==> xenon: inputs <==
Design archon_top, start of the top module:
module archon_top (
    input wire clk,
    input wire reset,  
    input wire [15:0] external_entropy_in,  
    input wire [7:0] analog_entropy_raw,    
    input wire [1:0] ml_predicted_action,  
    input wire ml_risk_flag_top,           
    input wire manual_lock_top,            
    input wire analog_lock_override,
    input wire analog_flush_override,
    input wire quantum_override_signal,  
    input wire [1:0] mission_profile,          
    input wire override_authentication_valid,  
    input wire [7:0] entropy_threshold_fsm,    
    output wire [3:0] cpu_debug_pc,
    output wire [15:0] cpu_debug_instr,
    output wire cpu_debug_stall,
    output wire cpu_debug_flush,
    output wire cpu_debug_lock,
    output wire [7:0] cpu_debug_fsm_entropy_log,
    output wire [2:0] cpu_debug_fsm_instr_type_log,
    output wire cpu_debug_hazard_flag,
    output wire [1:0] cpu_debug_fsm_state,
    output wire cpu_debug_shock_detected,
    output wire [1:0] cpu_debug_classified_entropy,
    output wire system_enable_fire_pulse  
);
clock: 10.2 ns
lec_check: 0
abc_area: 0
cap_margin: 15
cell_pad_in_sites_detail_placement: 2
cell_pad_in_sites_global_placement: 3
core_aspect_ratio: 0.56
core_margin: 4
core_utilization: 69
cts_cluster_size: 75
gpl_routability_driven: 0
max_routing_layer: met5
place_density_lb_addon: 0.22
setup_slack_margin: 1.76
slew_margin: 0
tns_end_percent: 95
run.sh (not shown) runs the stock make flow with config.mk's settings and CLKGATE_MAP_FILE=.
==> inputs of pepper, as changes to xenon <==
==> flow/config.mk (replaced) <==
export PLATFORM = sky130hd
export DESIGN_NAME = archon_top
export DESIGN_NICKNAME = archon_top
export VERILOG_FILES = /design/flow/design.v
export SDC_FILE = /design/flow/constraint.sdc
export NUM_CORES = 4
export LEC_CHECK = 0
export CAP_MARGIN = 20
export CORE_MARGIN = 2
export CORE_UTILIZATION = 40
export SETUP_SLACK_MARGIN = 3.06
export SLEW_MARGIN = 20
==> flow/constraint.sdc (replaced) <==
create_clock -name core_clock -period 13.1 [get_ports {clk}]
set_input_delay 2.6200 -clock core_clock [delete_from_list [all_inputs] [get_ports {clk}]]
set_output_delay 2.6200 -clock core_clock [all_outputs]
set_load 0.01 [all_outputs]
==> inputs of tundra, as changes to xenon <==
==> flow/config.mk (replaced) <==
export PLATFORM = sky130hd
export DESIGN_NAME = archon_top
export DESIGN_NICKNAME = archon_top
export VERILOG_FILES = /design/flow/design.v
export SDC_FILE = /design/flow/constraint.sdc
export NUM_CORES = 4
export LEC_CHECK = 0
export CAP_MARGIN = 20
export CORE_MARGIN = 2
export CORE_UTILIZATION = 70
export SLEW_MARGIN = 20
==> flow/constraint.sdc (replaced) <==
create_clock -name core_clock -period 6.22 [get_ports {clk}]
set_input_delay 1.2440 -clock core_clock [delete_from_list [all_inputs] [get_ports {clk}]]
set_output_delay 1.2440 -clock core_clock [all_outputs]
set_load 0.01 [all_outputs]
==> inputs of raven, as changes to xenon <==
==> flow/config.mk (replaced) <==
export PLATFORM = sky130hd
export DESIGN_NAME = archon_top
export DESIGN_NICKNAME = archon_top
export VERILOG_FILES = /design/flow/design.v
export SDC_FILE = /design/flow/constraint.sdc
export NUM_CORES = 4
export LEC_CHECK = 0
export CAP_MARGIN = 20
export CORE_MARGIN = 2
export CORE_UTILIZATION = 52
export SLEW_MARGIN = 20
==> flow/constraint.sdc (replaced) <==
create_clock -name core_clock -period 10.1 [get_ports {clk}]
set_input_delay 2.0200 -clock core_clock [delete_from_list [all_inputs] [get_ports {clk}]]
set_output_delay 2.0200 -clock core_clock [all_outputs]
set_load 0.01 [all_outputs]
==> results <==
Detailed placement HPWL: tundra 54.34 mm; raven 51.37 mm; pepper 51.34 mm; xenon -
Antenna-violating nets left: tundra 0; raven 0; pepper 0; xenon -
Worst vdd rail ir drop: tundra 0.3142 mV; raven 0.1093 mV; pepper 0.1112 mV; xenon -
Crit path launch type: tundra input pin; raven input pin; pepper input pin; xenon -
Drt drc: tundra 0; raven 0; pepper 0; xenon -
Final number of hold-violating endpoints: tundra 0; raven 0; pepper 0; xenon -
1st-iter DRT viols: tundra 2,313; raven 1,400; pepper 1,456; xenon -
Height of the die: tundra 202.9 um; raven 234.7 um; pepper 267.1 um; xenon 157.9 um
Reported sequential group power: tundra 2.78 mW; raven 1.70 mW; pepper 1.32 mW; xenon -
TritonCTS clock tree: tundra done; raven done; pepper done; xenon -
Maximum clock insertion buffer count: tundra 3; raven 3; pepper 3; xenon -
Via count of the first global-routing pass: tundra 23,660; raven 21,260; pepper 21,780; xenon -
Met3 Usage GRT: tundra 6.581%; raven 3.242%; pepper 2.197%; xenon -
Sequential cell area share: tundra 28.40%; raven 29.36%; pepper 28.73%; xenon -
Beginning of the worst register-to-register path: tundra u_pipeline_cpu.branch_miss_rate_counter[3]$_DFFE_PP0P_; raven u_pipeline_cpu.cache_miss_rate_dummy[0]$_DFFE_PP0P_; pepper u_pipeline_cpu.exec_pressure_counter[1]$_DFFE_PP0P_; xenon -
Count of hold-fix buffers inserted at cts: tundra 0; raven 0; pepper 0; xenon -
Number of ordinary inverters in the final layout: tundra 285; raven 285; pepper 285; xenon -
Sequential Power Share: tundra 37.5%; raven 37.7%; pepper 37.2%; xenon -
Number of cell rows: tundra 72; raven 84; pepper 96; xenon 54
Filler cell count in the final layout: tundra 2,213; raven 4,566; pepper 6,347; xenon -
Slew at the pin with the worst max-slew slack: tundra 1.072 ns; raven 1.110 ns; pepper 1.048 ns; xenon -
Critical-path cell with the highest stage delay: tundra sky130_fd_sc_hd__fa_1; raven sky130_fd_sc_hd__fa_1; pepper sky130_fd_sc_hd__fa_1; xenon -
Final Wtd Congestion: tundra 0.9315; raven 0.8728; pepper 0.8698; xenon -
Status: tundra complete, but fails checks; raven complete, but fails checks; pepper timing/DRC/antenna clean; xenon aborted with a tool error
Last stage reached: tundra -; raven -; pepper -; xenon global placement without I/O (3_1_place_gp_skip_io)
Reasons for failing layout checks: tundra setup timing; raven setup timing; pepper -; xenon -
Power figures rest on the tool's default switching activity, not on a simulated workload.
